`flow/config.mk`:
```
export PLATFORM = sky130hd
export DESIGN_NAME = fir_7_7
export DESIGN_NICKNAME = fir_7_7
export VERILOG_FILES = /design/flow/design.v
export SDC_FILE = /design/flow/constraint.sdc
export NUM_CORES = 4
export LEC_CHECK = 0
export CAP_MARGIN = 25
export CORE_MARGIN = 2
export CORE_UTILIZATION = 61
export CTS_CLUSTER_SIZE = 76
export GPL_ROUTABILITY_DRIVEN = 0
export HOLD_SLACK_MARGIN = -0.05
export MAX_ROUTING_LAYER = met4
export PLACE_DENSITY_LB_ADDON = 0.08
export SETUP_SLACK_MARGIN = 1.15
export SLEW_MARGIN = 40
export TNS_END_PERCENT = 50
```
`flow/constraint.sdc`:
```
create_clock -name core_clock -period 6.64 [get_ports {clk}]
set_input_delay 1.3280 -clock core_clock [delete_from_list [all_inputs] [get_ports {clk}]]
set_output_delay 1.3280 -clock core_clock [all_outputs]
set_load 0.01 [all_outputs]
```
`flow/design.v`:
```
`timescale 1ns / 1ps
module fir_7_7(
    input clk,
    input rst,
    input [7:0] weight_data,
    input [2:0] weight_idx,
    input weight_valid,
    output weight_ready,
    input [7:0] input_data,
    input input_valid,
    output input_ready,
    output [15:0] output_data,
    input output_ready,
    output output_valid 
    );
    reg i_ready;
    reg w_ready;
    assign input_ready = i_ready;
    assign weight_ready = w_ready;
    wire [15:0] products [6:0];
    wire [15:0] sums [ 5:0];
    reg [7:0] inputs [6:0];
    reg [7:0] weights [6:0];
    reg [15:0] result;
    assign output_data = result;
    reg output_valid_delay;
    reg output_valid_r;
    assign output_valid = output_valid_r;
    always@(posedge clk)
    begin
        if(input_valid & input_ready)
            output_valid_delay <= 1;
        else
            output_valid_delay <= 0;
        output_valid_r <= output_valid_delay;
    end
    always@(posedge clk)
    begin
        if(rst)
        begin
            inputs[0] <= 0;
            inputs[1] <= 0;
            inputs[2] <= 0;
            inputs[3] <= 0;
            inputs[4] <= 0;
            inputs[5] <= 0;
            inputs[6] <= 0;
            weights[0] <= 0;
            weights[1] <= 0;
            weights[2] <= 0;
            weights[3] <= 0;
            weights[4] <= 0;
            weights[5] <= 0;
            weights[6] <= 0;
            result <= 0;
            i_ready <= 0;
            w_ready <= 0;
        end else begin
            i_ready <= 1;
            w_ready <= 1;
            if(weight_ready & weight_valid)begin
                weights[weight_idx] <= weight_data;
            end
            if(input_valid & input_ready)begin
                inputs[0] <= input_data;
                inputs[1] <= inputs[0];
                inputs[2] <= inputs[1];
                inputs[3] <= inputs[2];
                inputs[4] <= inputs[3];
                inputs[5] <= inputs[4];
                inputs[6] <= inputs[5];
            end
            if(output_valid & output_ready)begin
                result <= sums[5];
            end
        end
    end
    multiplier m0(inputs[0], weights[0], products[0]);
    multiplier m1(inputs[1], weights[1], products[1]);
    multiplier m2(inputs[2], weights[2], products[2]);
    multiplier m3(inputs[3], weights[3], products[3]);
    multiplier m4(inputs[4], weights[4], products[4]);
    multiplier m5(inputs[5], weights[5], products[5]);
    multiplier m6(inputs[6], weights[6], products[6]);
    adder a0(products[0], products[1], sums[0]);
    adder a1(products[2], products[3], sums[1]);
    adder a2(products[4], products[5], sums[2]);
    adder a3(products[6], sums[0], sums[3]);
    adder a4(sums[1], sums[2], sums[4]);
    adder a5(sums[3], sums[4], sums[5]);
endmodule
module adder(
    input [15:0] addend1,
    input [15:0] addend2,
    output [15:0] sum
    );
    assign sum = addend1 + addend2;
endmodule
module multiplier(
    input [7:0] weight_data,
    input [7:0] input_data,
    output [15:0] product
    );
    assign product = weight_data * input_data;
endmodule
```
`flow/run.sh`:
```
#!/bin/bash
# the make line also repeats each setting of config.mk as NAME=value (left out here)
make -C /OpenROAD-flow-scripts/flow DESIGN_CONFIG=/design/flow/config.mk WORK_HOME=/design/flow/orfs CLKGATE_MAP_FILE= finish
```
==> out/results.md, run 1 <==
| Item | Value | Unit |
|---|---|---|
| Global-route wire length before repair | 87,460 | um |
| Reg2Reg Depth | 21 | - |
| Core Area | 32,290 | sq um |
| Max_cap viols | 0 | - |
| Antenna Cells | 0 | - |
| Final hold slack | 0.3341 | ns |
| Largest vdd supply drop | 0.1673 | mV |
| Register-to-register setup slack | -0.34 | ns |
| Terminating pin of the worst hold path | output_valid_r | - |
| Portion of the post-synthesis area used by sequential elements | 15.61 | % |
| Delay of the slowest critical-path stage | 0.61 | ns |
| Power Internal | 1.584 | mW |
| Highest Clock Rate | 0.1433 | GHz |
| Remaining global-route overflow | 0 | - |
| Placed cell areas | 22,200 | sq um |
| Worst-case setup margin in the final layout | -0.3390 | ns |
| Classification of the worst-slack hold path | reg2reg | - |
| Mapped Nets | 2,721 | - |
| Synth top cell by count | sky130_fd_sc_hd__inv_1 | - |
| Max-Slew Margin vs Limit | 49.70 | % |
| Critical path start-end classification | reg2reg | - |
| DRC marker count from the first detailed-route iteration | 1,080 | - |
| Clock-net power | 1.02 | mW |
| Worst reg2reg startpoint | weights[0][2] | - |
| Post-synth top area cell | sky130_fd_sc_hd__fa_1 | - |
| Post-synthesis share of cell area spent on full adders, half adders and majority gates | 51.90 | % |
| Async S/R FF share, synth | 0 | % |
| Average vias per placed instance | 5.236 | - |
| Area of all placed cells without fillers | 23,240 | sq um |
| Switching share of power | 27.34 | % |
| Register bit count reported by yosys | 131 | - |
| Number of endpoints with negative hold slack in the final report | 0 | - |
| Post-layout net count | 2,936 | - |
| Total sequential power | 0.865 | mW |
| Drt drc | 0 | - |
| Gate power share | 13.3 | % |
| TritonCTS clock tree | yes | - |
| Worst setup skew after layout | 0.01035 | ns |
| Share of synthesized cell area in and, or, nand and nor gates | 16.55 | % |
| Clock latency of the later-clocked register in the worst-skew pair | 0.45 | ns |
| # fillers | 2,448 | - |
| CP Capture Point | result[14] | - |
| Clk pwr share | 47.0 | % |
| Actual slew at the worst max-slew pin | 0.7545 | ns |
| Share of Yosys cell area claimed by the top area cell type | 40.38 | % |
| Count of boundary I/O pins | 43 | - |
| Die Footprint | 34,050 | sq um |
| Critical Path End Type | flip-flop | - |
| Flip-flops with a built-in enable | 48 | - |
| Mux cell area share | 0.4594 | % |
| Distinct cell type count of the synthesized netlist | 40 | - |
| Start point of the worst min-delay path | output_valid_delay | - |
| Die Y | 184.5 | um |
| XOR Share, Synth | 1.303 | % |
| Critical Path Source Type | flip-flop | - |
| Count of hold buffers inserted by post-cts repair | 0 | - |
| Crit share post-route | 105.1 | % |
| Crit-path leading delay family | adder cells | - |
| Minimum clock period after layout | 6.979 | ns |
| Required @ worst endpoint | 6.97 | ns |
| Total power density per cell area | 93.78 | nW/um^2 |
| Cell-by-cell listing of the critical path | and2_4 -> fa_1 -> fa_2 -> fa_2 -> fa_2 -> inv_2 -> fa_2 -> fa_1 -> inv_2 -> fa_1 -> fa_1 -> inv_2 -> fa_1 -> inv_2 -> ha_4 -> a21o_1 -> a21oi_2 -> o211ai_1 -> a31o_2 -> a21oi_2 -> mux2_4 | - |
| Post-Route WL | 54,740 | um |
| Detail Placement HPWL | 46,160 | um |
| Crit. path cell count | 21 | - |
| Pre-placement core utilization | 61.57 | % |
| Maximum number of pins on one net before global-route repair | 58 | - |
| Antenna violations before repair | 0 | - |
| # Cells Yosys | 2,113 | - |
| Total vias in the final route | 14,570 | - |
| Clk Tree Root Cell | sky130_fd_sc_hd__clkbuf_16 | - |
| Final setup violating endpoints | 8 | - |
| Reported leakage power | 11.67 | nW |
| Cells after synthesis | 2,113 | - |
| CP max FO | 6 | - |
| Number of warnings in the stage logs | 29 | - |
| Worst-path cell with the longest stage delay | sky130_fd_sc_hd__fa_2 | - |
| Origin of the worst setup path | weights[0][2] | - |
| Count of buffers inserted at the top-level ports | 42 | - |
| Post-synthesis share of cell area spent on and-or and or-and gates | 3.185 | % |
| Global-route usage over all layers | 36.05 | % |
| Largest buffer count on any clock path | 2 | - |
| CP Buf/Inv Count | 4 | - |
| Relative contribution of sequential cells to total power | 39.7 | % |
| Tally of nets with antenna violations remaining after routing | 0 | - |
| Top cells, area | sky130_fd_sc_hd__fa_1, sky130_fd_sc_hd__ha_1, sky130_fd_sc_hd__inv_1 | - |
| Switching power summed over all nets | 0.5959 | mW |
| Main logic family after synthesis | adder cells | - |
| Commonest flop | sky130_fd_sc_hd__dfxtp_1 | - |
| Arr. time, crit path | 7.31 | ns |
| Combinational gate power | 0.291 | mW |
| Maximum level of the CTS H-tree | 4 | - |
| Number of stages on the worst hold path | 0 | - |
| Worst r2r dst | result[14] | - |
| Average routed wire per standard cell | 19.67 | um |
| Yosys warnings | 3 | - |
| Result of the run | complete, but fails checks | - |
| Die width | 184.5 | um |
| Clock net sink count | 131 | - |
| Area growth from synthesis to final layout | 16.90 | % |
| Average cell area after synthesis | 9.409 | sq um |
| Placement Rows | 66 | - |
| Failed layout checks | setup timing | - |
| Setup repair after global routing missed its margin | true | - |
| Post-synth top cells | sky130_fd_sc_hd__inv_1, sky130_fd_sc_hd__fa_1, sky130_fd_sc_hd__nand2_1 | - |
| Number of detailed-routing iterations run before antenna repair | 5 | - |
| Clock buffer count from CTS | 17 | - |
| Vias in the first global route | 16,010 | - |
| Clock Pin Slew Worst Setup and Hold Paths | 0.06 | ns |
| Final slew viol count | 0 | - |
| Highest-power group | clock | - |
| Summed standard-cell area reported by yosys | 19,880 | sq um |
| Cell seen most often among critical-path stages | sky130_fd_sc_hd__fa_1 | - |
| Synthesized cell area | 19,880 | sq um |
## cell type report
type                            count  area [sq um]  area share [%]
Timing Repair Buffer              268          2162           9.303
Clock buffer                       21         460.4           1.981
Clock inverter                     11         150.1          0.6460
Inverter                          507          1903           8.188
Tap cell                          442         553.0           2.380
Sequential cell                   131          3127           13.45
Multi-Input combinational cell   1403         14890           64.05
## what timing repair did
| action | 4_1_cts | 5_1_grt |
|---|---|---|
| setup endpoints to repair | 13 | 13 |
| gates resized | 59 | 32 |
| buffers inserted | 10 | 6 |
| pin swaps | 49 | 19 |
## through the flow
stage | cells | power (mW) | setup WS, ns | util, % | TNS, ns
floorplan | 2113 | 1.011 | -0.1181 | - | -0.1181
global placement | 2735 | 1.135 | -0.3263 | 68.75 | -1.443
detailed placement | 2735 | 1.141 | -0.4099 | 68.76 | -2.057
CTS | 2777 | 2.169 | -0.2338 | 71.57 | -1.309
global route | 2783 | 2.239 | -0.5242 | 71.98 | -3.877
finish | 2783 | 2.180 | -0.3390 | 71.98 | -2.127
## layer usage
layer  routed length, um  vias to the layer above  part of all wire, %  GRT usage [%]
met5                   0                        -                    0              -
met4                2843                        0                  5.2          16.35
met3                3936                      113                  7.2          6.402
met2               26240                      544                   48          57.52
met1               21720                     7313                   40          45.25
li1                    -                     6603                    -              -
==> inputs of run 2 (changes only) <==
Settings changed: ABC_AREA from default to 1, CAP_MARGIN 25 to 30, CORE_ASPECT_RATIO from default to 1.9, CORE_MARGIN 2 to 10, CTS_CLUSTER_DIAMETER from default to 372, CTS_CLUSTER_SIZE 76 to 99, GPL_TIMING_DRIVEN from default to 0, HOLD_SLACK_MARGIN -0.05 to 0.3, MIN_ROUTING_LAYER from default to met1, PLACE_DENSITY_LB_ADDON 0.08 to 0.2, SETUP_SLACK_MARGIN 1.15 to -0.07, SLEW_MARGIN 40 to 20, TNS_END_PERCENT 50 to 90.
Clock period 6.64 ns to 5.42 ns, I/O delays scaled along.
==> run 2 against run 1 <==
  * Still fails the layout checks on setup timing
  * Critical path depth is 5 higher
  * Synthesized cell count is 23% higher
  * Die area is 24% higher
  * Critical endpoint is now result[11]
==> out/results.md, run 2 <==
| Item | Value | Unit |
|---|---|---|
| Average vias per placed instance | 5.205 | - |
| Worst-case setup margin in the final layout | -1.454 | ns |
| CP Capture Point | result[11] | - |
| Start point of the worst min-delay path | output_valid_delay | - |
| Minimum clock period after layout | 6.874 | ns |
| Synth top cell by count | sky130_fd_sc_hd__inv_1 | - |
| Placement Setup Slack | -1.717 | ns |
| Max-Slew Margin vs Limit | 38.89 | % |
| Switching share of power | 44.70 | % |
| Clock buffer count from CTS | 17 | - |
| Maximum number of pins on one net before global-route repair | 17 | - |
| Total power density per cell area | 247.9 | nW/um^2 |
| Placed cell areas | 22,070 | sq um |
| Final slew viol count | 0 | - |
| Post-Route WL | 56,090 | um |
| Terminating pin of the worst hold path | output_valid_r | - |
| Post-synth top cells | sky130_fd_sc_hd__inv_1, sky130_fd_sc_hd__nand2_1, sky130_fd_sc_hd__fa_1 | - |
| Share of Yosys cell area claimed by the top area cell type | 38.58 | % |
| XOR Share, Synth | 0.5412 | % |
| Count of hold buffers inserted by post-cts repair | 0 | - |
| Flip-flops with a built-in enable | 48 | - |
| Largest vdd supply drop | 0.8942 | mV |
| Maximum level of the CTS H-tree | 4 | - |
| Required @ worst endpoint | 5.77 | ns |
| Relative contribution of sequential cells to total power | 19.8 | % |
| Portion of the post-synthesis area used by sequential elements | 14.91 | % |
| Core Area | 33,860 | sq um |
| Number of detailed-routing iterations run before antenna repair | 6 | - |
| Antenna Cells | 0 | - |
| Clock Pin Slew Worst Setup and Hold Paths | 0.07 | ns |
| Worst setup skew after layout | 0.01986 | ns |
| Final sum of negative setup slack | -15.36 | ns |
| Utilization after layout | 68.31 | % |
| Finished Layout Cells | 3,084 | - |
| Highest-power group | combinational logic | - |
| Arr. time, crit path | 7.23 | ns |
| Clock-net power | 1.20 | mW |
| Post-synthesis share of cell area spent on and-or and or-and gates | 2.772 | % |
| Die Footprint | 42,280 | sq um |
| Max_cap viols | 0 | - |
| CP Buf/Inv Count | 8 | - |
| Post-synth top area cell | sky130_fd_sc_hd__fa_1 | - |
| CP max FO | 4 | - |
| Clock latency of the later-clocked register in the worst-skew pair | 0.45 | ns |
| Clk pwr share | 20.9 | % |
| Total sequential power | 1.13 | mW |
| Worst-path cell with the longest stage delay | sky130_fd_sc_hd__fa_1 | - |
| Count of buffers inserted at the top-level ports | 41 | - |
| Number of warnings in the stage logs | 29 | - |
| Die width | 154.0 | um |
| Area taken by multi-input logic gates | 14,360 | sq um |
| Critical path start-end classification | reg2reg | - |
| Post-layout net count | 3,252 | - |
| Combinational gate power | 3.40 | mW |
| Post-synthesis share of cell area spent on full adders, half adders and majority gates | 49.58 | % |
| Yosys warnings | 3 | - |
| Drt drc | 0 | - |
| Global-route wire length before repair | 89,330 | um |
| Share of synthesized cell area in and, or, nand and nor gates | 14.44 | % |
| Summed standard-cell area reported by yosys | 20,810 | sq um |
| Vias in the first global route | 17,480 | - |
| Area growth from synthesis to final layout | 11.15 | % |
| Reg2Reg Depth | 26 | - |
| Placement Rows | 93 | - |
| # fillers | 2,706 | - |
| Top cells, area | sky130_fd_sc_hd__fa_1, sky130_fd_sc_hd__inv_1, sky130_fd_sc_hd__ha_1 | - |
| Storage element area | 3124 | sq um |
| Tally of nets with antenna violations remaining after routing | 0 | - |
| Mux cell area share | 0 | % |
| Cells after synthesis | 2,592 | - |
| Overall power after layout | 5.733 | mW |
| Clk Tree Root Cell | sky130_fd_sc_hd__clkbuf_16 | - |
| Average routed wire per standard cell | 18.19 | um |
| Pre-placement core utilization | 61.45 | % |
| Highest Clock Rate | 0.1455 | GHz |
| Failed layout checks | setup timing | - |
| Distinct cell type count of the synthesized netlist | 33 | - |
| Total vias in the final route | 16,050 | - |
| Commonest flop | sky130_fd_sc_hd__dfxtp_1 | - |
| Critical Path Source Type | flip-flop | - |
| Main logic family after synthesis | adder cells | - |
| Delay of the slowest critical-path stage | 0.61 | ns |
| Register-to-register setup slack | -1.45 | ns |
| Global-route usage over all layers | 28.33 | % |
| Crit. path cell count | 26 | - |
| Largest buffer count on any clock path | 2 | - |
| Area of all placed cells without fillers | 23,130 | sq um |
| Classification of the worst-slack hold path | reg2reg | - |
| Worst r2r dst | result[11] | - |
| Setup repair after global routing missed its margin | true | - |
| Mapped Nets | 3,200 | - |
| Origin of the worst setup path | weights[4][3] | - |
| Clock net sink count | 131 | - |
| Result of the run | complete, but fails checks | - |
| Async S/R FF share, synth | 0 | % |
| Synthesized cell area | 20,810 | sq um |
| Remaining global-route overflow | 0 | - |
| Cell seen most often among critical-path stages | sky130_fd_sc_hd__fa_1 | - |
| Die Y | 274.6 | um |
| Reported leakage power | 13.78 | nW |
| Average cell area after synthesis | 8.028 | sq um |
| Final hold slack | 0.3245 | ns |
| Gate power share | 59.4 | % |
| Number of stages on the worst hold path | 0 | - |
| Final setup violating endpoints | 13 | - |
| Actual slew at the worst max-slew pin | 0.9105 | ns |
| DRC marker count from the first detailed-route iteration | 962 | - |
| TritonCTS clock tree | yes | - |
| Critical Path End Type | flip-flop | - |
| Switching power summed over all nets | 2.563 | mW |
| # Cells Yosys | 2,592 | - |
| Crit share post-route | 126.8 | % |
| Antenna violations before repair | 0 | - |
| Total instance count after detailed placement | 3,060 | - |
| Worst reg2reg startpoint | weights[4][3] | - |
| Count of boundary I/O pins | 43 | - |
| Register bit count reported by yosys | 131 | - |
| Crit-path leading delay family | adder cells | - |
| Power Internal | 3.171 | mW |
| Number of endpoints with negative hold slack in the final report | 0 | - |
| Detail Placement HPWL | 47,290 | um |
run 2: per-layer routing:
metal | track usage, % | vias up | share of wire, %
li1 | - | 7338 | -
met1 | 26.50 | 7881 | 32
met2 | 49.84 | 596 | 53
met3 | 2.909 | 237 | 4.4
met4 | 25.92 | 0 | 11
met5 | - | - | 0
run 2: what timing repair did:
item                       in CTS  in global routing
setup endpoints to repair      13                 13
gates resized                  84                 47
setup buffers                  12                 19
pin swaps                      24                 24
run 2: cell type report:
type	instances	area share, %
timing repair buffer	73	2.894
clock inverter	10	0.2921
tap	427	2.310
multi-input combinational	1480	62.07
buffer	97	2.981
inverter	844	13.70
sequential	131	13.51
clock buffer	22	2.240
==> inputs of run 3 (changes only) <==
Settings changed: ABC_AREA 1 to default, CAP_MARGIN 30 to 20, CORE_ASPECT_RATIO 1.9 to default, CORE_MARGIN 10 to 2, CORE_UTILIZATION 61 to 40, CTS_CLUSTER_DIAMETER 372 to default, CTS_CLUSTER_SIZE 99 to 76, GPL_ROUTABILITY_DRIVEN 0 to default, GPL_TIMING_DRIVEN 0 to default, HOLD_SLACK_MARGIN 0.3 to default, MIN_ROUTING_LAYER met1 to default, PLACE_DENSITY_LB_ADDON 0.2 to 0.08, SETUP_SLACK_MARGIN -0.07 to default, TNS_END_PERCENT 90 to default.
Clock period 5.42 ns to 8.0 ns, I/O delays scaled along.
==> run 3 against run 2 <==
  * Now clean on timing, DRC and antenna
  * Core utilization decreased by 24 points
  * Synthesized cell count decreased by 18%
  * Via count decreased by 17%
  * Total power decreased by 69%
  * Sequential share of layout area increased by 0.79 points
  * Sequential power decreased by 35%
  * Setup slack improved by 2.0 ns
  * Maximum frequency decreased by 7.6%
  * Global-route usage decreased by 2.4 points
  * Die area increased by 22%
  * Worst hold slack improved by 0.0027 ns
  * Clock power decreased by about 30%
  * Critical path type unchanged
  * Critical endpoint is now result[14]
  * Largest cell class unchanged
==> out/results.md, run 3 <==
| Item | Value | Unit |
|---|---|---|
| Result of the run | timing/DRC/antenna clean | - |
| Count of hold buffers inserted by post-cts repair | 0 | - |
| Final setup violating endpoints | 0 | - |
| Post-synthesis share of cell area spent on full adders, half adders and majority gates | 51.90 | % |
| Start point of the worst min-delay path | output_valid_delay | - |
| Clock Pin Slew Worst Setup and Hold Paths | 0.06 | ns |
| Final slew viol count | 0 | - |
| Required @ worst endpoint | 8.38 | ns |
| Global Route met3 Usage | 4.595 | % |
| Total sequential power | 0.733 | mW |
| DRC marker count from the first detailed-route iteration | 777 | - |
| Delay of the slowest critical-path stage | 0.58 | ns |
| CP max FO | 10 | - |
| Tally of nets with antenna violations remaining after routing | 0 | - |
| Total vias in the final route | 13,380 | - |
| Top cells, area | sky130_fd_sc_hd__fa_1, sky130_fd_sc_hd__ha_1, sky130_fd_sc_hd__inv_1 | - |
| Resize count post-CTS | 0 | - |
| Antenna violations before repair | 1 | - |
| Overall power after layout | 1.755 | mW |
| Mux cell area share | 0.4594 | % |
| Actual slew at the worst max-slew pin | 0.8178 | ns |
| Post-Route WL | 59,480 | um |
| CP Capture Point | result[14] | - |
| Relative contribution of sequential cells to total power | 41.8 | % |
| Die Y | 226.9 | um |
| Critical Path Source Type | flip-flop | - |
| Highest-power group | clock | - |
| Synth top cell by count | sky130_fd_sc_hd__inv_1 | - |
| Setup repair after global routing missed its margin | false | - |
| Async S/R FF share, synth | 0 | % |
| Switching share of power | 28.41 | % |
| Maximum level of the CTS H-tree | 4 | - |
| Clock latency of the later-clocked register in the worst-skew pair | 0.49 | ns |
| Highest Clock Rate | 0.1345 | GHz |
| Highest-utilization routing layer at the global route stage | met2 | - |
| Critical Path End Type | flip-flop | - |
| Gate power share | 10.3 | % |
| Average vias per placed instance | 4.757 | - |
| Post-synthesis share of cell area spent on and-or and or-and gates | 3.185 | % |
| Post-synth top area cell | sky130_fd_sc_hd__fa_1 | - |
| Drt drc | 0 | - |
| Classification of the worst-slack hold path | reg2reg | - |
| Cell seen most often among critical-path stages | sky130_fd_sc_hd__fa_1 | - |
| Average routed wire per standard cell | 21.15 | um |
| Cells after synthesis | 2,113 | - |
| Terminating pin of the worst hold path | output_valid_r | - |
| Crit. path cell count | 22 | - |
| Register-to-register setup slack | 0.56 | ns |
| Reg2Reg Depth | 22 | - |
| Flip-flops with a built-in enable | 48 | - |
| Minimum clock period after layout | 7.438 | ns |
| Die width | 226.9 | um |
| Global-route usage over all layers | 25.90 | % |
| Worst setup skew after layout | 0.01035 | ns |
| Maximum number of pins on one net before global-route repair | 57 | - |
| CP Buf/Inv Count | 5 | - |
| Count of boundary I/O pins | 43 | - |
| Vias in the first global route | 14,580 | - |
| Combinational gate power | 0.181 | mW |
| Core Area | 48,950 | sq um |
| Number of setup buffers added after CTS | 0 | - |
| Average cell area after synthesis | 9.409 | sq um |
| Number of warnings in the stage logs | 26 | - |
| Power Internal | 1.256 | mW |
| Largest buffer count on any clock path | 2 | - |
| Main logic family after synthesis | adder cells | - |
| Placement Rows | 81 | - |
| Synthesized cell area | 19,880 | sq um |
| Count of buffers inserted at the top-level ports | 42 | - |
| Register bit count reported by yosys | 131 | - |
| Share of synthesized cell area in and, or, nand and nor gates | 16.55 | % |
| Clock buffer count from CTS | 17 | - |
| Number of stages on the worst hold path | 0 | - |
| Clk pwr share | 47.9 | % |
| Arr. time, crit path | 7.81 | ns |
| Critical path start-end classification | reg2reg | - |
| Portion of the post-synthesis area used by sequential elements | 15.61 | % |
| Largest vdd supply drop | 0.1467 | mV |
| Max_cap viols | 0 | - |
| XOR Share, Synth | 1.303 | % |
| Worst r2r dst | result[14] | - |
| Post-synth top cells | sky130_fd_sc_hd__inv_1, sky130_fd_sc_hd__fa_1, sky130_fd_sc_hd__nand2_1 | - |
| Remaining global-route overflow | 0 | - |
| Reported leakage power | 10.67 | nW |
| Max-Slew Margin vs Limit | 45.48 | % |
| Die Footprint | 51,500 | sq um |
| Total power density per cell area | 80.85 | nW/um^2 |
| Worst-path cell with the longest stage delay | sky130_fd_sc_hd__fa_1 | - |
| Worst reg2reg startpoint | inputs[0][0] | - |
| Met1 Usage GRT | 34.56 | % |
| Origin of the worst setup path | inputs[0][0] | - |
| Crit-path leading delay family | adder cells | - |
| Cell-by-cell listing of the critical path | nand2_1 -> fa_1 -> inv_1 -> fa_1 -> inv_1 -> fa_1 -> fa_1 -> inv_1 -> fa_1 -> fa_1 -> fa_1 -> fa_1 -> inv_1 -> fa_1 -> inv_1 -> ha_1 -> a21o_1 -> a21oi_1 -> o211ai_1 -> a31o_2 -> a21oi_1 -> mux2_2 | - |
| Global-route wire length before repair | 91,790 | um |
| Mapped Nets | 2,721 | - |
| Summed standard-cell area reported by yosys | 19,880 | sq um |
| Number of detailed-routing iterations run before antenna repair | 5 | - |
| Placer congestion estimate | 0.8953 | - |
| Switching power summed over all nets | 0.4986 | mW |
| Crit share post-route | 92.97 | % |
| Clock net sink count | 131 | - |
| GR met2 Demand/Resource | 39.71 | % |
| TritonCTS clock tree | yes | - |
| Detail Placement HPWL | 50,170 | um |
| Pre-placement core utilization | 40.61 | % |
| Share of Yosys cell area claimed by the top area cell type | 40.38 | % |
| Area growth from synthesis to final layout | 9.182 | % |
| Yosys warnings | 3 | - |
| Clk Tree Root Cell | sky130_fd_sc_hd__clkbuf_16 | - |
| Post-layout net count | 2,743 | - |
| Commonest flop | sky130_fd_sc_hd__dfxtp_1 | - |
| Number of endpoints with negative hold slack in the final report | 0 | - |
| # Cells Yosys | 2,113 | - |
| Clock-net power | 0.841 | mW |
| Distinct cell type count of the synthesized netlist | 40 | - |
| Final sum of negative setup slack | 0 | ns |
-- run 3: final cells by class --
type                       instances  area (sq um)
clock buffer                      22         516.7
inverter                         507          1903
clock inverter                    10         95.09
multi-input combinational       1403         14590
fill                            4827         27240
tap                              664         830.8
antenna                            1         2.502
timing repair buffer              75         660.6
sequential                       131          3103
-- run 3: layer usage --
metal | share of wire (%) | vias to the layer above
met5 | 0 | -
met4 | 3.5 | 0
met3 | 4.7 | 67
met2 | 46 | 267
met1 | 46 | 6834
li1 | - | 6213
-- run 3: through the flow --
stage          util, %  worst slack [ns]  std cells  area (sq um)  hold slack (ns)
4_1_cts          44.34            0.5636       2812         21700           0.3306
5_1_grt          44.34            0.2644       2812         21700           0.3322
3_3_place_gp     43.08            0.6531       2779         21090           0.3130
3_5_place_dp     43.09            0.5867       2780         21090           0.3160
2_1_floorplan        -            0.9173       2113         19880           0.3096
6_report         44.34            0.5623       2813         21710           0.3272
==> inputs of run 4 (changes only) <==
Settings changed: ABC_AREA from default to 1, CORE_UTILIZATION 40 to 72, CTS_CLUSTER_DIAMETER from default to 59, CTS_CLUSTER_SIZE 76 to default, MAX_ROUTING_LAYER met4 to default, PLACE_DENSITY_LB_ADDON 0.08 to default, SETUP_SLACK_MARGIN from default to -0.28.
Clock period 8.0 ns to 4.65 ns, I/O delays scaled along.
==> run 4 against run 3 <==
  * The layout now fails its checks (setup timing)
  * Critical path depth grew 4
  * Cell count grew 12%
  * Combinational power grew to 25 times the previous value
  * Count of clock-buffer cells in the layout shrank 3
  * Wire length shrank 0.23%
  * Sequential share of layout area shrank 1.4 points
==> out/results.md, run 4 <==
| Item | Value | Unit |
|---|---|---|
| Result of the run | complete, but fails checks | - |
| Failed layout checks | setup timing | - |
| Die Footprint | 30,280 | sq um |
| Worst-path cell with the longest stage delay | sky130_fd_sc_hd__fa_2 | - |
| CP max FO | 4 | - |
| Combinational gate power | 4.45 | mW |
| Classification of the worst-slack hold path | reg2reg | - |
| Area taken by multi-input logic gates | 14,490 | sq um |
| Total instance count after detailed placement | 3,092 | - |
| Clock buffer count from CTS | 17 | - |
| Final setup violating endpoints | 14 | - |
| Number of detailed-routing iterations run before antenna repair | 6 | - |
| TritonCTS clock tree | yes | - |
| Clock Pin Slew Worst Setup and Hold Paths | 0.06 | ns |
| Terminating pin of the worst hold path | output_valid_r | - |
| Max_cap viols | 0 | - |
| Pre-placement core utilization | 72.89 | % |
| Critical Path End Type | flip-flop | - |
| Required @ worst endpoint | 4.99 | ns |
| # Cells Yosys | 2,592 | - |
| Register bit count reported by yosys | 131 | - |
| Clk pwr share | 19.6 | % |
| Setup repair after global routing missed its margin | true | - |
| Actual slew at the worst max-slew pin | 0.9645 | ns |
| Storage element area | 3120 | sq um |
| Clk Tree Root Cell | sky130_fd_sc_hd__clkbuf_16 | - |
| Crit share post-route | 148.0 | % |
| Global-route wire length before repair | 94,770 | um |
| Async S/R FF share, synth | 0 | % |
| Vias in the first global route | 18,080 | - |
| Placer congestion estimate | 0.9301 | - |
| Post-Route WL | 59,340 | um |
| Worst r2r dst | result[15] | - |
| Total power density per cell area | 297.9 | nW/um^2 |
| Clock latency of the later-clocked register in the worst-skew pair | 0.46 | ns |
| Number of stages on the worst hold path | 0 | - |
| Delay of the slowest critical-path stage | 0.56 | ns |
| Placement Rows | 62 | - |
| Tally of nets with antenna violations remaining after routing | 0 | - |
| Synth top cell by count | sky130_fd_sc_hd__inv_1 | - |
| Main logic family after synthesis | adder cells | - |
| Remaining global-route overflow | 0 | - |
| Worst-case setup margin in the final layout | -2.231 | ns |
| Yosys warnings | 3 | - |
| Share of synthesized cell area in and, or, nand and nor gates | 14.44 | % |
| Critical Path Source Type | flip-flop | - |
| Post-synth top area cell | sky130_fd_sc_hd__fa_1 | - |
| # fillers | 1,729 | - |
| Highest-power group | combinational logic | - |
| Worst setup skew after layout | 0.01389 | ns |
| Core Area | 28,550 | sq um |
| Placement Setup Slack | -2.193 | ns |
| Post-layout net count | 3,369 | - |
| Antenna violations before repair | 0 | - |
| Clock-net power | 1.41 | mW |
| Critical path start-end classification | reg2reg | - |
| Switching share of power | 44.19 | % |
| DRC marker count from the first detailed-route iteration | 1,746 | - |
| Largest buffer count on any clock path | 2 | - |
| Arr. time, crit path | 7.22 | ns |
| Flip-flops with a built-in enable | 48 | - |
| Area growth from synthesis to final layout | 16.30 | % |
| Number of warnings in the stage logs | 31 | - |
| Gate power share | 61.7 | % |
| Count of boundary I/O pins | 43 | - |
| CP Buf/Inv Count | 6 | - |
| Detail Placement HPWL | 49,000 | um |
| Average cell area after synthesis | 8.028 | sq um |
| Largest vdd supply drop | 0.7021 | mV |
| Number of endpoints with negative hold slack in the final report | 0 | - |
| Total vias in the final route | 16,920 | - |
| Cell seen most often among critical-path stages | sky130_fd_sc_hd__fa_2 | - |
| Crit-path leading delay family | adder cells | - |
| Highest Clock Rate | 0.1453 | GHz |
| Die Y | 174 | um |
| Post-synthesis share of cell area spent on full adders, half adders and majority gates | 49.58 | % |
| Synthesized cell area | 20,810 | sq um |
| Finished Layout Cells | 3,158 | - |
| Post-synthesis share of cell area spent on and-or and or-and gates | 2.772 | % |
| Cells after synthesis | 2,592 | - |
| Minimum clock period after layout | 6.881 | ns |
| Share of Yosys cell area claimed by the top area cell type | 38.58 | % |
| CP Capture Point | result[15] | - |
| Total sequential power | 1.34 | mW |
| Relative contribution of sequential cells to total power | 18.6 | % |
| Mapped Nets | 3,200 | - |
| Drt drc | 0 | - |
| Commonest flop | sky130_fd_sc_hd__dfxtp_1 | - |
| Worst reg2reg startpoint | weights[4][3] | - |
| Average vias per placed instance | 5.358 | - |
| Power Internal | 4.024 | mW |
| Average routed wire per standard cell | 18.79 | um |
| Switching power summed over all nets | 3.186 | mW |
| Start point of the worst min-delay path | output_valid_delay | - |
| Post-synth top cells | sky130_fd_sc_hd__inv_1, sky130_fd_sc_hd__nand2_1, sky130_fd_sc_hd__fa_1 | - |
| Mux cell area share | 0 | % |
| Summed standard-cell area reported by yosys | 20,810 | sq um |
| Global-route usage over all layers | 41.59 | % |
| Overall power after layout | 7.209 | mW |
| Antenna Cells | 0 | - |
| Clock net sink count | 131 | - |
| Crit. path cell count | 26 | - |
| Count of buffers inserted at the top-level ports | 42 | - |
| Final slew viol count | 0 | - |
| Origin of the worst setup path | weights[4][3] | - |
| Reg2Reg Depth | 26 | - |
| Utilization after layout | 84.77 | % |
| Distinct cell type count of the synthesized netlist | 33 | - |
| Maximum number of pins on one net before global-route repair | 37 | - |
| Final hold slack | 0.3424 | ns |
| Die width | 174 | um |
| Reported leakage power | 14.49 | nW |
| XOR Share, Synth | 0.5412 | % |
| Portion of the post-synthesis area used by sequential elements | 14.91 | % |
| Maximum level of the CTS H-tree | 4 | - |
| Register-to-register setup slack | -2.23 | ns |
| Max-Slew Margin vs Limit | 35.54 | % |
| Top cells, area | sky130_fd_sc_hd__fa_1, sky130_fd_sc_hd__inv_1, sky130_fd_sc_hd__ha_1 | - |
[run 4: routing by layer]
metal,global-route usage (%),wire length (um)
met2,65.42,27240
met5,0,0
met1,53.81,21940
met3,8.880,6040
met4,24.47,4117
[run 4: metrics by stage]
stage	TNS [ns]	instance area [sq um]
after floorplan	-17.75	21160
after global placement	-24.01	22960
after detailed placement	-25.35	22960
after CTS	-24.59	24000
after global routing	-27.88	24200
final	-25.62	24200
[run 4: cell type report]
| class | count | area share, % |
|---|---|---|
| Inverter | 844 | 13.10 |
| Tap cell | 384 | 1.985 |
| Timing Repair Buffer | 287 | 9.700 |
| Sequential cell | 131 | 12.89 |
| Clock inverter | 13 | 0.6049 |
| Multi-Input combinational cell | 1480 | 59.89 |
| Clock buffer | 19 | 1.830 |
[run 4: timing repair]
| action | in CTS | in global routing |
|---|---|---|
| gates resized | 55 | 52 |
| hold buffers | 0 | 0 |
| endpoints found under the setup margin | 14 | 14 |
| pin swaps | 33 | 21 |
| setup buffers | 30 | 4 |
| endpoints found under the hold margin | 0 | 0 |
==> inputs of run 5 (changes only) <==
Settings changed: CAP_MARGIN 20 to 10, CTS_CLUSTER_DIAMETER 59 to 319, CTS_CLUSTER_SIZE from default to 24, GPL_TIMING_DRIVEN from default to 1, HOLD_SLACK_MARGIN from default to 0.29, MAX_ROUTING_LAYER from default to met5, PLACE_DENSITY from default to 0.69, SETUP_SLACK_MARGIN -0.28 to 1.16.
Clock period 4.65 ns to 4.17 ns, I/O delays scaled along.
==> run 5 against run 4 <==
  * Still fails the layout checks on setup timing
  * Synthesized cell count is the same
  * Critical path type unchanged
  * Critical endpoint is now result[12]
  * Worst hold slack gained 0.0081 ns
  * Flip-flop count is the same
  * Largest power group unchanged
  * Core utilization grew 1.8 points
==> out/results.md, run 5 <==
| Item | Value | Unit |
|---|---|---|
| Commonest flop | sky130_fd_sc_hd__dfxtp_1 | - |
| Clock latency of the later-clocked register in the worst-skew pair | 0.46 | ns |
| Count of buffers inserted at the top-level ports | 42 | - |
| Final setup violating endpoints | 14 | - |
| Worst r2r dst | result[12] | - |
| Result of the run | complete, but fails checks | - |
| Count of hold buffers inserted by post-cts repair | 0 | - |
| Global-route usage over all layers | 42.72 | % |
| Final hold slack | 0.3505 | ns |
| Synthesized cell area | 20,810 | sq um |
| Worst reg2reg startpoint | weights[1][3] | - |
| Count of boundary I/O pins | 43 | - |
| Summed standard-cell area reported by yosys | 20,810 | sq um |
| Combinational gate power | 5.57 | mW |
| Average vias per placed instance | 5.465 | - |
| Crit-path leading delay family | adder cells | - |
| TritonCTS clock tree | yes | - |
| Relative contribution of sequential cells to total power | 16.9 | % |
| Placed cell areas | 22,890 | sq um |
| Critical Path Source Type | flip-flop | - |
| Start point of the worst min-delay path | output_valid_delay | - |
| Reg2Reg Depth | 23 | - |
| Die Footprint | 30,280 | sq um |
| Post-layout net count | 3,381 | - |
| Switching power summed over all nets | 3.919 | mW |
| Crit share post-route | 165.7 | % |
| Minimum clock period after layout | 6.909 | ns |
| Crit. path cell count | 23 | - |
| Cell seen most often among critical-path stages | sky130_fd_sc_hd__fa_1 | - |
| Maximum level of the CTS H-tree | 4 | - |
| Post-synthesis share of cell area spent on full adders, half adders and majority gates | 49.58 | % |
| Mux cell area share | 0 | % |
| Worst-path cell with the longest stage delay | sky130_fd_sc_hd__fa_1 | - |
| Worst setup skew after layout | 0.01479 | ns |
| Power Internal | 4.929 | mW |
| Worst-case setup margin in the final layout | -2.739 | ns |
| Classification of the worst-slack hold path | reg2reg | - |
| Clock-net power | 1.78 | mW |
| Reported leakage power | 14.58 | nW |
| CP max FO | 4 | - |
| Delay of the slowest critical-path stage | 0.62 | ns |
| Largest buffer count on any clock path | 2 | - |
| Share of synthesized cell area in and, or, nand and nor gates | 14.44 | % |
| Critical Path End Type | flip-flop | - |
| Arr. time, crit path | 7.25 | ns |
| Register-to-register setup slack | -2.74 | ns |
| Clk Tree Root Cell | sky130_fd_sc_hd__clkbuf_16 | - |
| Final sum of negative setup slack | -32.58 | ns |
| Highest Clock Rate | 0.1447 | GHz |
| DRC marker count from the first detailed-route iteration | 1,940 | - |
| # fillers | 1,581 | - |
| Terminating pin of the worst hold path | output_valid_r | - |
| Storage element area | 3139 | sq um |
| Antenna violations before repair | 0 | - |
| Cell-by-cell listing of the critical path | nand2_1 -> inv_1 -> fa_1 -> fa_1 -> fa_1 -> inv_2 -> fa_1 -> inv_2 -> fa_1 -> fa_1 -> fa_1 -> fa_1 -> inv_1 -> fa_1 -> inv_2 -> ha_4 -> nand2_4 -> nor2_1 -> nand3_1 -> nand4_1 -> nand3_2 -> o211ai_1 -> inv_1 | - |
| Maximum number of pins on one net before global-route repair | 40 | - |
| Mapped Nets | 3,200 | - |
| Largest vdd supply drop | 0.7984 | mV |
| Placement Setup Slack | -2.640 | ns |
| Clk pwr share | 20.2 | % |
| Critical path start-end classification | reg2reg | - |
| Tally of nets with antenna violations remaining after routing | 0 | - |
| Total power density per cell area | 358.1 | nW/um^2 |
| Post-synthesis share of cell area spent on and-or and or-and gates | 2.772 | % |
| Register bit count reported by yosys | 131 | - |
| Area growth from synthesis to final layout | 18.75 | % |
| Post-Route WL | 61,960 | um |
| Required @ worst endpoint | 4.51 | ns |
| Clock buffer count from CTS | 17 | - |
| Antenna Cells | 0 | - |
| Detail Placement HPWL | 49,440 | um |
| Origin of the worst setup path | weights[1][3] | - |
| Average cell area after synthesis | 8.028 | sq um |
| Share of Yosys cell area claimed by the top area cell type | 38.58 | % |
| Average routed wire per standard cell | 19.55 | um |
| Max-Slew Margin vs Limit | 40.33 | % |
| Overall power after layout | 8.848 | mW |
| Flip-flops with a built-in enable | 48 | - |
| Synth top cell by count | sky130_fd_sc_hd__inv_1 | - |
| Yosys warnings | 3 | - |
| Die width | 174 | um |
| Gate power share | 62.9 | % |
| Number of warnings in the stage logs | 31 | - |
| Placer congestion estimate | 0.9990 | - |
| Die Y | 174 | um |
| Area of all placed cells without fillers | 24,710 | sq um |
| Cells after synthesis | 2,592 | - |
| Post-synth top area cell | sky130_fd_sc_hd__fa_1 | - |
| Core Area | 28,550 | sq um |
| XOR Share, Synth | 0.5412 | % |
| Clock Pin Slew Worst Setup and Hold Paths | 0.07 | ns |
| Area taken by multi-input logic gates | 14,750 | sq um |
| Highest-power group | combinational logic | - |
| Total vias in the final route | 17,320 | - |
| Top cells, area | sky130_fd_sc_hd__fa_1, sky130_fd_sc_hd__inv_1, sky130_fd_sc_hd__ha_1 | - |
| # Cells Yosys | 2,592 | - |
| Post-synth top cells | sky130_fd_sc_hd__inv_1, sky130_fd_sc_hd__nand2_1, sky130_fd_sc_hd__fa_1 | - |
| Vias in the first global route | 18,130 | - |
| Max_cap viols | 0 | - |
| Portion of the post-synthesis area used by sequential elements | 14.91 | % |
| Number of endpoints with negative hold slack in the final report | 0 | - |
| Global-route wire length before repair | 97,430 | um |
| Drt drc | 0 | - |
| Final slew viol count | 0 | - |
| Pre-placement core utilization | 72.89 | % |
| Main logic family after synthesis | adder cells | - |
| Number of detailed-routing iterations run before antenna repair | 6 | - |
| Async S/R FF share, synth | 0 | % |
| CP Capture Point | result[12] | - |
| Total sequential power | 1.50 | mW |
| Distinct cell type count of the synthesized netlist | 33 | - |
| Clock net sink count | 131 | - |
| Placement Rows | 62 | - |
| Failed layout checks | setup timing | - |
| Remaining global-route overflow | 0 | - |
| CP Buf/Inv Count | 6 | - |
| Number of stages on the worst hold path | 0 | - |
| Switching share of power | 44.29 | % |
| Setup repair after global routing missed its margin | true | - |
| Actual slew at the worst max-slew pin | 0.8857 | ns |
-- run 5: area by class of cell --
class | count | area share [%]
multi-input combinational | 1480 | 59.68
sequential | 131 | 12.70
timing repair buffer | 299 | 10.14
clock buffer | 20 | 1.894
tap | 384 | 1.944
clock inverter | 12 | 0.8102
inverter | 844 | 12.83
-- run 5: what timing repair did --
item                                    4_1_cts  5_1_grt
setup buffers                                34       21
endpoints found under the setup margin       15       15
resized                                      97       97
pin swaps                                    62       86
-- run 5: metrics by stage --
stage	utilization, %	cells
finish	86.56	3170
global placement	80.18	3083
detailed placement	80.18	3083
CTS	84.79	3149
floorplan	-	2592
global route	86.56	3170
-- run 5: metal layers --
metal / up-vias / routed length (um) / global-route usage [%]
met5: - / 0 / 0
met1: 8376 / 22460 / 56.10
met2: 1116 / 28580 / 67.28
li1: 7576 / - / -
met3: 255 / 6663 / 7.962
met4: 0 / 4253 / 24.72
==> inputs of run 6 (changes only) <==
Settings changed: CAP_MARGIN 10 to 5, CTS_CLUSTER_DIAMETER 319 to 228, CTS_CLUSTER_SIZE 24 to default, GPL_TIMING_DRIVEN 1 to default, HOLD_SLACK_MARGIN 0.29 to -0.08, MAX_ROUTING_LAYER met5 to default, PLACE_DENSITY 0.69 to default, SETUP_SLACK_MARGIN 1.16 to 0.16, TNS_END_PERCENT from default to 100.
Clock period 4.17 ns to 5.83 ns, I/O delays scaled along.
==> run 6 against run 5 <==
  * Still fails the layout checks on setup timing
  * Register-to-register slack gained 1.8 ns
  * Clock skew grew 0.0053 ns
  * Flip-flop count is the same
  * Setup slack gained 1.8 ns
  * Wire length shrank 6.0%
  * Sequential share of layout area grew 0.30 points
  * Clock power shrank 34%
  * Die area is the same
  * Count of clock-buffer cells in the layout shrank 3
  * Design area shrank 2.8%
  * Critical path type unchanged
  * Largest cell class unchanged
==> out/results.md, run 6 <==
| Item | Value | Unit |
|---|---|---|
| Average cell area after synthesis | 8.028 | sq um |
| Register-to-register setup slack | -0.94 | ns |
| Vias in the first global route | 17,690 | - |
| Detail Placement HPWL | 47,970 | um |
| Overall power after layout | 5.642 | mW |
| Switching share of power | 44.38 | % |
| Placed cell areas | 22,860 | sq um |
| Post-synthesis share of cell area spent on and-or and or-and gates | 2.772 | % |
| Setup repair after global routing missed its margin | true | - |
| Count of hold buffers inserted by post-cts repair | 0 | - |
| Max-Slew Margin vs Limit | 35.05 | % |
| Reg2Reg Depth | 27 | - |
| Total instance count after detailed placement | 3,084 | - |
| Cells after synthesis | 2,592 | - |
| Average routed wire per standard cell | 18.48 | um |
| Max_cap viols | 0 | - |
| Placer congestion estimate | 0.9861 | - |
| Clock Pin Slew Worst Setup and Hold Paths | 0.08 | ns |
| CP max FO | 4 | - |
| Critical Path Source Type | flip-flop | - |
| DRC marker count from the first detailed-route iteration | 1,706 | - |
| Required @ worst endpoint | 6.18 | ns |
| Highest-power group | combinational logic | - |
| Result of the run | complete, but fails checks | - |
| Relative contribution of sequential cells to total power | 18.9 | % |
| Combinational gate power | 3.39 | mW |
| Power Internal | 3.138 | mW |
| Average vias per placed instance | 5.316 | - |
| Clk pwr share | 21.0 | % |
| Commonest flop | sky130_fd_sc_hd__dfxtp_1 | - |
| Clock latency of the later-clocked register in the worst-skew pair | 0.47 | ns |
| Placement Setup Slack | -0.9261 | ns |
| Worst setup skew after layout | 0.02010 | ns |
| TritonCTS clock tree | yes | - |
| Yosys warnings | 3 | - |
| Reported leakage power | 14.44 | nW |
| Placement Rows | 62 | - |
| Critical Path End Type | flip-flop | - |
| Crit-path leading delay family | adder cells | - |
| Die Footprint | 30,280 | sq um |
| Mapped Nets | 3,200 | - |
| Share of synthesized cell area in and, or, nand and nor gates | 14.44 | % |
| Cell seen most often among critical-path stages | sky130_fd_sc_hd__fa_1 | - |
| Failed layout checks | setup timing | - |
| Core Area | 28,550 | sq um |
| Count of boundary I/O pins | 43 | - |
| Arr. time, crit path | 7.12 | ns |
| Area of all placed cells without fillers | 24,020 | sq um |
| Delay of the slowest critical-path stage | 0.58 | ns |
| XOR Share, Synth | 0.5412 | % |
| Worst-case setup margin in the final layout | -0.9429 | ns |
| Distinct cell type count of the synthesized netlist | 33 | - |
| Largest buffer count on any clock path | 2 | - |
| # fillers | 1,791 | - |
| Mux cell area share | 0 | % |
| Finished Layout Cells | 3,152 | - |
| CP Buf/Inv Count | 7 | - |
| Terminating pin of the worst hold path | output_valid_r | - |
| Origin of the worst setup path | weights[4][4] | - |
| Global-route wire length before repair | 93,440 | um |
| Crit share post-route | 116.2 | % |
| Final setup violating endpoints | 13 | - |
| Critical path start-end classification | reg2reg | - |
| Maximum number of pins on one net before global-route repair | 52 | - |
| Highest Clock Rate | 0.1476 | GHz |
| Post-synth top area cell | sky130_fd_sc_hd__fa_1 | - |
| Final slew viol count | 0 | - |
| Async S/R FF share, synth | 0 | % |
| # Cells Yosys | 2,592 | - |
| Total vias in the final route | 16,760 | - |
| CP Capture Point | result[15] | - |
| Portion of the post-synthesis area used by sequential elements | 14.91 | % |
| Crit. path cell count | 27 | - |
| Worst-path cell with the longest stage delay | sky130_fd_sc_hd__fa_2 | - |
| Summed standard-cell area reported by yosys | 20,810 | sq um |
| Post-synthesis share of cell area spent on full adders, half adders and majority gates | 49.58 | % |
| Total sequential power | 1.07 | mW |
| Worst reg2reg startpoint | weights[4][4] | - |
| Clock-net power | 1.18 | mW |
| Global-route usage over all layers | 40.85 | % |
| Worst r2r dst | result[15] | - |
| Remaining global-route overflow | 0 | - |
| Number of detailed-routing iterations run before antenna repair | 6 | - |
| Final hold slack | 0.3509 | ns |
| Maximum level of the CTS H-tree | 4 | - |
| Synthesized cell area | 20,810 | sq um |
| Clk Tree Root Cell | sky130_fd_sc_hd__clkbuf_16 | - |
| Tally of nets with antenna violations remaining after routing | 0 | - |
| Gate power share | 60.1 | % |
| Actual slew at the worst max-slew pin | 0.9719 | ns |
| Storage element area | 3123 | sq um |
| Classification of the worst-slack hold path | reg2reg | - |
| Flip-flops with a built-in enable | 48 | - |
| Post-synth top cells | sky130_fd_sc_hd__inv_1, sky130_fd_sc_hd__nand2_1, sky130_fd_sc_hd__fa_1 | - |
| Die Y | 174 | um |
| Synth top cell by count | sky130_fd_sc_hd__inv_1 | - |
| Antenna violations before repair | 1 | - |
| Largest vdd supply drop | 0.4321 | mV |
| Share of Yosys cell area claimed by the top area cell type | 38.58 | % |
| Clock net sink count | 131 | - |
| Area growth from synthesis to final layout | 15.44 | % |
| Register bit count reported by yosys | 131 | - |
| Clock buffer count from CTS | 17 | - |
| Switching power summed over all nets | 2.504 | mW |
| Number of endpoints with negative hold slack in the final report | 0 | - |
| Post-layout net count | 3,362 | - |
| Number of stages on the worst hold path | 0 | - |
| Minimum clock period after layout | 6.773 | ns |
| Count of buffers inserted at the top-level ports | 42 | - |
| Total power density per cell area | 234.9 | nW/um^2 |
| Area taken by multi-input logic gates | 14,380 | sq um |
| Main logic family after synthesis | adder cells | - |
| Pre-placement core utilization | 72.89 | % |
| Post-Route WL | 58,250 | um |
| Drt drc | 0 | - |
| Die width | 174 | um |
| Top cells, area | sky130_fd_sc_hd__fa_1, sky130_fd_sc_hd__inv_1, sky130_fd_sc_hd__ha_1 | - |
| Start point of the worst min-delay path | output_valid_delay | - |
| Number of warnings in the stage logs | 31 | - |
run 6: through the flow:
stage | utilization [%] | setup TNS (ns)
2_1_floorplan | - | -3.343
3_3_place_gp | 80.07 | -8.484
3_5_place_dp | 80.07 | -9.221
4_1_cts | 83.37 | -8.720
5_1_grt | 84.14 | -12.10
6_report | 84.15 | -9.493
run 6: area by class of cell:
class	instances	share of cell area [%]
well taps	384	2.000
clock buffers	17	1.771
inverters	844	13.19
flip-flops and latches	131	13.00
diodes	1	0.01042
repair buffers	280	9.412
clock inverters	15	0.7605
multi-input cells	1480	59.85
run 6: timing repair:
action / in CTS / in global routing
endpoints found under the setup margin: 13 / 13
setup buffers: 21 / 14
gates resized: 49 / 49
pin swaps: 41 / 34
hold endpoints to repair: 0 / 0
run 6: metal layers:
| layer | global-route usage, % | vias to the layer above | part of all wire, % |
|---|---|---|---|
| met5 | 0 | - | 0 |
| met4 | 20.76 | 0 | 5.8 |
| met3 | 8.508 | 196 | 11 |
| met2 | 64.86 | 1016 | 46 |
| met1 | 53.81 | 7996 | 38 |
| li1 | - | 7549 | - |
==> inputs of run 7 (changes only) <==
Settings changed: ABC_AREA 1 to 0, CAP_MARGIN 5 to 20, CORE_UTILIZATION 72 to 56, CTS_CLUSTER_DIAMETER 228 to 163, CTS_CLUSTER_SIZE from default to 98, HOLD_SLACK_MARGIN -0.08 to default, SETUP_SLACK_MARGIN 0.16 to default, TNS_END_PERCENT 100 to 10.
Clock period 5.83 ns to 4.34 ns, I/O delays scaled along.
==> run 7 against run 6 <==
  * The layout still fails its checks (setup timing)
  * Count of clock-buffer cells in the layout is 1 higher
  * Clock power increased by 25%
  * Sequential share of layout area increased by 0.40 points
  * Global-route usage fell by 8.1 points
  * Critical path depth decreased by 6
  * Non-clock buffer count grew 4
  * Core utilization down 18 points
  * Combinational power fell by 87%
  * Wire length down 4.6%
  * Largest cell class unchanged
==> out/results.md, run 7 <==
| Item | Value | Unit |
|---|---|---|
| Result of the run | complete, but fails checks | - |
| Failed layout checks | setup timing | - |
| Post-synth top area cell | sky130_fd_sc_hd__fa_1 | - |
| Minimum clock period after layout | 7.049 | ns |
| Placed cell areas | 22,370 | sq um |
| Area of all placed cells without fillers | 23,240 | sq um |
| Maximum level of the CTS H-tree | 4 | - |
| Final slew viol count | 0 | - |
| Final hold slack | 0.3255 | ns |
| Global-route wire length before repair | 88,040 | um |
| Worst setup skew after layout | 0.01621 | ns |
| Placement Setup Slack | -2.830 | ns |
| Summed standard-cell area reported by yosys | 19,880 | sq um |
| Count of boundary I/O pins | 43 | - |
| Cell seen most often among critical-path stages | sky130_fd_sc_hd__fa_1 | - |
| Relative contribution of sequential cells to total power | 41.2 | % |
| Reg2Reg Depth | 21 | - |
| Die Footprint | 37,020 | sq um |
| Post-synthesis share of cell area spent on and-or and or-and gates | 3.185 | % |
| Required @ worst endpoint | 4.67 | ns |
| Mux cell area share | 0.4594 | % |
| Post-layout net count | 2,952 | - |
| Core Area | 35,220 | sq um |
| Yosys warnings | 3 | - |
| Async S/R FF share, synth | 0 | % |
| Total power density per cell area | 138.6 | nW/um^2 |
| Cell-by-cell listing of the critical path | buf_4 -> and2_4 -> fa_1 -> fa_1 -> fa_1 -> inv_2 -> fa_1 -> inv_2 -> fa_1 -> fa_1 -> fa_1 -> fa_1 -> inv_2 -> fa_1 -> inv_2 -> ha_4 -> a21oi_2 -> o211ai_1 -> a31o_2 -> a21oi_2 -> mux2_4 | - |
| Classification of the worst-slack hold path | reg2reg | - |
| Maximum number of pins on one net before global-route repair | 57 | - |
| XOR Share, Synth | 1.303 | % |
| Terminating pin of the worst hold path | output_valid_r | - |
| Reported leakage power | 11.76 | nW |
| Main logic family after synthesis | adder cells | - |
| Crit. path cell count | 21 | - |
| Die Y | 192.4 | um |
| Max_cap viols | 0 | - |
| Critical Path End Type | flip-flop | - |
| Start point of the worst min-delay path | output_valid_delay | - |
| Largest vdd supply drop | 0.2719 | mV |
| Worst r2r dst | result[14] | - |
| Number of detailed-routing iterations run before antenna repair | 7 | - |
| Max-Slew Margin vs Limit | 46.83 | % |
| Drt drc | 0 | - |
| Critical Path Source Type | flip-flop | - |
| Share of Yosys cell area claimed by the top area cell type | 40.38 | % |
| Origin of the worst setup path | weights[1][2] | - |
| Final sum of negative setup slack | -30.86 | ns |
| Placer congestion estimate | 0.8983 | - |
| Highest-power group | clock | - |
| Cells after synthesis | 2,113 | - |
| Portion of the post-synthesis area used by sequential elements | 15.61 | % |
| Global-route usage over all layers | 32.73 | % |
| Remaining global-route overflow | 0 | - |
| Number of endpoints with negative hold slack in the final report | 0 | - |
| Delay of the slowest critical-path stage | 0.58 | ns |
| Average cell area after synthesis | 9.409 | sq um |
| Count of buffers inserted at the top-level ports | 42 | - |
| Area growth from synthesis to final layout | 16.89 | % |
| Gate power share | 13.3 | % |
| Clock net sink count | 131 | - |
| Total vias in the final route | 14,390 | - |
| Clock-net power | 1.47 | mW |
| Number of warnings in the stage logs | 29 | - |
| DRC marker count from the first detailed-route iteration | 866 | - |
| Flip-flops with a built-in enable | 48 | - |
| Highest Clock Rate | 0.1419 | GHz |
| Register-to-register setup slack | -2.71 | ns |
| CP Capture Point | result[14] | - |
| Arr. time, crit path | 7.38 | ns |
| Synth top cell by count | sky130_fd_sc_hd__inv_1 | - |
| Critical path start-end classification | reg2reg | - |
| Power Internal | 2.319 | mW |
| Detail Placement HPWL | 47,790 | um |
| Synthesized cell area | 19,880 | sq um |
| Share of synthesized cell area in and, or, nand and nor gates | 16.55 | % |
| TritonCTS clock tree | yes | - |
| Actual slew at the worst max-slew pin | 0.7976 | ns |
| # fillers | 2,987 | - |
| Post-Route WL | 55,580 | um |
| Placement Rows | 69 | - |
| Total sequential power | 1.33 | mW |
| CP max FO | 5 | - |
| Clk pwr share | 45.5 | % |
| Largest buffer count on any clock path | 2 | - |
| Pre-placement core utilization | 56.44 | % |
| Clock buffer count from CTS | 17 | - |
| Worst-case setup margin in the final layout | -2.709 | ns |
| Switching power summed over all nets | 0.9006 | mW |
| Switching share of power | 27.97 | % |
| Top cells, area | sky130_fd_sc_hd__fa_1, sky130_fd_sc_hd__ha_1, sky130_fd_sc_hd__inv_1 | - |
| CP Buf/Inv Count | 5 | - |
| Clock Pin Slew Worst Setup and Hold Paths | 0.06 | ns |
| Worst-path cell with the longest stage delay | sky130_fd_sc_hd__fa_1 | - |
| Antenna violations before repair | 2 | - |
| Clock latency of the later-clocked register in the worst-skew pair | 0.45 | ns |
| Post-synthesis share of cell area spent on full adders, half adders and majority gates | 51.90 | % |
| # Cells Yosys | 2,113 | - |
| Average routed wire per standard cell | 19.71 | um |
| Crit-path leading delay family | adder cells | - |
| Overall power after layout | 3.220 | mW |
| Number of stages on the worst hold path | 0 | - |
| Tally of nets with antenna violations remaining after routing | 0 | - |
| Die width | 192.4 | um |
| Average vias per placed instance | 5.104 | - |
| Worst reg2reg startpoint | weights[1][2] | - |
| Post-synth top cells | sky130_fd_sc_hd__inv_1, sky130_fd_sc_hd__fa_1, sky130_fd_sc_hd__nand2_1 | - |
| Crit share post-route | 162.4 | % |
| Final setup violating endpoints | 14 | - |
| Mapped Nets | 2,721 | - |
| Combinational gate power | 0.428 | mW |
| Distinct cell type count of the synthesized netlist | 40 | - |
| Vias in the first global route | 15,620 | - |
| Setup repair after global routing missed its margin | true | - |
| Commonest flop | sky130_fd_sc_hd__dfxtp_1 | - |
| Clk Tree Root Cell | sky130_fd_sc_hd__clkbuf_16 | - |
| Register bit count reported by yosys | 131 | - |
[run 7: routing by layer]
metal,up-vias,GRT usage [%],share of wire [%]
li1,6646,-,-
met1,7257,44.39,44
met2,413,52.99,47
met3,69,6.056,5.8
met4,2,11.51,3.9
met5,-,0,0.023
[run 7: area by class of cell]
| cell class | count | area (sq um) | area share [%] |
|---|---|---|---|
| clock inverter | 14 | 138.9 | 0.5977 |
| inverter | 507 | 1903 | 8.190 |
| timing repair buffer | 284 | 2256 | 9.708 |
| multi-input combinational | 1403 | 14820 | 63.77 |
| tap | 461 | 576.8 | 2.482 |
| sequential | 131 | 3113 | 13.40 |
| antenna | 1 | 2.502 | 0.01077 |
| clock buffer | 18 | 429.2 | 1.847 |
[run 7: what timing repair did]
item                       in CTS  in global routing
gates cloned                    0                  0
pin swaps                      21                 27
setup buffers                   7                  8
hold endpoints to repair        0                  0
hold buffers                    0                  0
setup endpoints to repair      14                 14
gates resized                  29                 26
[run 7: metrics by stage]
stage,cells,utilization [%]
3_5_place_dp,2773,63.52
5_1_grt,2818,65.96
3_3_place_gp,2773,63.52
2_1_floorplan,2113,-
6_report,2819,65.97
4_1_cts,2812,65.57
==> inputs of run 8 (changes only) <==
Settings changed: ABC_AREA 0 to 1, CORE_UTILIZATION 56 to 72, PLACE_DENSITY from default to 0.38, TNS_END_PERCENT 10 to default.
Clock period 4.34 ns to 6.49 ns, I/O delays scaled along.
==> run 8 against run 7 <==
  * Still fails the layout checks on setup timing
  * Clock skew grew 0.0060 ns
  * Synthesized area rose by 4.7%
  * Setup slack better by 2.2 ns
  * Clock power shrank 24%
  * Sequential share of layout area is 0.53 points lower
  * Sequential power is 28% lower
  * Global-route usage is 11 points higher
  * First-iteration DRC count increased by 120%
  * Design area increased by 4.7%
  * Worst hold slack better by 0.0040 ns
  * Flip-flop count is the same
  * Highest routed layer is now met4
==> out/results.md, run 8 <==
| Item | Value | Unit |
|---|---|---|
| Result of the run | complete, but fails checks | - |
| Failed layout checks | setup timing | - |
| Gate power share | 64.5 | % |
| Worst reg2reg startpoint | weights[5][5] | - |
| Highest Clock Rate | 0.1430 | GHz |
| Count of buffers inserted at the top-level ports | 42 | - |
| Post-synth top area cell | sky130_fd_sc_hd__fa_1 | - |
| Critical Path Source Type | flip-flop | - |
| Cell-by-cell listing of the critical path | nand2_1 -> inv_1 -> fa_1 -> inv_1 -> fa_2 -> fa_1 -> fa_2 -> inv_1 -> fa_2 -> fa_2 -> fa_2 -> fa_1 -> inv_1 -> fa_1 -> inv_2 -> ha_4 -> buf_4 -> inv_1 -> o21bai_1 -> nand3_1 -> nand4_1 -> xor2_2 -> o21ai_1 -> inv_1 | - |
| Commonest flop | sky130_fd_sc_hd__dfxtp_1 | - |
| Switching power summed over all nets | 2.641 | mW |
| Die width | 174 | um |
| Overall power after layout | 5.825 | mW |
| Required @ worst endpoint | 6.83 | ns |
| Portion of the post-synthesis area used by sequential elements | 14.91 | % |
| Post-synth top cells | sky130_fd_sc_hd__inv_1, sky130_fd_sc_hd__nand2_1, sky130_fd_sc_hd__fa_1 | - |
| Worst setup skew after layout | 0.02225 | ns |
| Post-synthesis share of cell area spent on and-or and or-and gates | 2.772 | % |
| Post-layout net count | 3,371 | - |
| Maximum number of pins on one net before global-route repair | 82 | - |
| Storage element area | 3132 | sq um |
| Clock buffer count from CTS | 17 | - |
| Vias in the first global route | 18,900 | - |
| Max-Slew Margin vs Limit | 39.27 | % |
| Placer congestion estimate | 0.9525 | - |
| Total sequential power | 0.964 | mW |
| Crit. path cell count | 24 | - |
| CP Buf/Inv Count | 8 | - |
| Main logic family after synthesis | adder cells | - |
| Crit-path leading delay family | adder cells | - |
| Reported leakage power | 14.50 | nW |
| Drt drc | 0 | - |
| Worst r2r dst | result[14] | - |
| Post-Route WL | 64,700 | um |
| Global-route usage over all layers | 43.40 | % |
| Crit share post-route | 107.7 | % |
| Cells after synthesis | 2,592 | - |
| Relative contribution of sequential cells to total power | 16.6 | % |
| XOR Share, Synth | 0.5412 | % |
| Pre-placement core utilization | 72.89 | % |
| CP max FO | 3 | - |
| Clock-net power | 1.11 | mW |
| Die Y | 174 | um |
| Terminating pin of the worst hold path | output_valid_r | - |
| Average cell area after synthesis | 8.028 | sq um |
| Register-to-register setup slack | -0.50 | ns |
| Number of detailed-routing iterations run before antenna repair | 16 | - |
| Total vias in the final route | 17,580 | - |
| # fillers | 1,616 | - |
| Placement Rows | 62 | - |
| Yosys warnings | 3 | - |
| Post-synthesis share of cell area spent on full adders, half adders and majority gates | 49.58 | % |
| Maximum level of the CTS H-tree | 4 | - |
| Highest-power group | combinational logic | - |
| Total power density per cell area | 239.4 | nW/um^2 |
| Power Internal | 3.184 | mW |
| # Cells Yosys | 2,592 | - |
| Summed standard-cell area reported by yosys | 20,810 | sq um |
| Final setup violating endpoints | 10 | - |
| TritonCTS clock tree | yes | - |
| Combinational gate power | 3.75 | mW |
| Clock net sink count | 131 | - |
| Origin of the worst setup path | weights[5][5] | - |
| Max_cap viols | 0 | - |
| Mapped Nets | 3,200 | - |
| Worst-path cell with the longest stage delay | sky130_fd_sc_hd__fa_2 | - |
| Average routed wire per standard cell | 20.48 | um |
| Delay of the slowest critical-path stage | 0.65 | ns |
| Clock Pin Slew Worst Setup and Hold Paths | 0.07 | ns |
| DRC marker count from the first detailed-route iteration | 1,915 | - |
| Mux cell area share | 0 | % |
| Critical path start-end classification | reg2reg | - |
| Die Footprint | 30,280 | sq um |
| Synth top cell by count | sky130_fd_sc_hd__inv_1 | - |
| Number of endpoints with negative hold slack in the final report | 0 | - |
| Cell seen most often among critical-path stages | sky130_fd_sc_hd__inv_1 | - |
| Tally of nets with antenna violations remaining after routing | 0 | - |
| Largest buffer count on any clock path | 2 | - |
| Average vias per placed instance | 5.562 | - |
| Share of synthesized cell area in and, or, nand and nor gates | 14.44 | % |
| CP Capture Point | result[14] | - |
| Setup repair after global routing missed its margin | true | - |
| Count of hold buffers inserted by post-cts repair | 0 | - |
| Area growth from synthesis to final layout | 16.94 | % |
| Share of Yosys cell area claimed by the top area cell type | 38.58 | % |
| Register bit count reported by yosys | 131 | - |
| Final slew viol count | 0 | - |
| Clock latency of the later-clocked register in the worst-skew pair | 0.46 | ns |
| Top cells, area | sky130_fd_sc_hd__fa_1, sky130_fd_sc_hd__inv_1, sky130_fd_sc_hd__ha_1 | - |
| Final hold slack | 0.3295 | ns |
| Placement Setup Slack | -0.3752 | ns |
| Remaining global-route overflow | 0 | - |
| Number of stages on the worst hold path | 0 | - |
| Worst-case setup margin in the final layout | -0.5011 | ns |
| Synthesized cell area | 20,810 | sq um |
| Switching share of power | 45.33 | % |
| Number of warnings in the stage logs | 30 | - |
| Global-route wire length before repair | 99,100 | um |
| Minimum clock period after layout | 6.991 | ns |
| Classification of the worst-slack hold path | reg2reg | - |
| Actual slew at the worst max-slew pin | 0.9109 | ns |
| Antenna violations before repair | 0 | - |
| Clk Tree Root Cell | sky130_fd_sc_hd__clkbuf_16 | - |
| Arr. time, crit path | 7.33 | ns |
| Count of boundary I/O pins | 43 | - |
| Antenna Cells | 0 | - |
| Clk pwr share | 19.0 | % |
| Flip-flops with a built-in enable | 48 | - |
| Critical Path End Type | flip-flop | - |
| Core Area | 28,550 | sq um |
| Largest vdd supply drop | 0.3850 | mV |
| Area taken by multi-input logic gates | 14,550 | sq um |
| Start point of the worst min-delay path | output_valid_delay | - |
| Distinct cell type count of the synthesized netlist | 33 | - |
| Reg2Reg Depth | 24 | - |
| Detail Placement HPWL | 48,740 | um |
| Async S/R FF share, synth | 0 | % |
-- run 8: area by class of cell --
type | count | share of cell area (%)
Clock inverter | 15 | 0.8433
Clock buffer | 17 | 1.748
Timing Repair Buffer | 289 | 9.754
Tap cell | 384 | 1.974
Sequential cell | 131 | 12.87
Inverter | 844 | 13.02
Multi-Input combinational cell | 1480 | 59.79
-- run 8: what timing repair did --
action,in CTS,in global routing
buffers inserted,30,18
setup endpoints to repair,11,11
resized,97,95
pin swaps,73,41
gates cloned,0,0
-- run 8: metal layers --
metal	wire length [um]	vias up	global-route usage (%)
met5	0	-	0
met4	5599	0	28.64
met3	6826	384	8.793
met2	30090	1188	70.37
met1	22190	8446	53.19
li1	-	7558	-
-- run 8: stage by stage --
step                TNS (ns)  util (%)  cells  area [sq um]
CTS                   -1.447     83.79   3143         23920
floorplan                  0         -   2592         20820
detailed placement    -2.893     79.51   3081         22700
global placement      -2.167     79.51   3081         22700
finish                -3.775     85.24   3160         24330
global route          -5.420     85.24   3160         24330
Power is estimated from default activity; no workload was simulated.
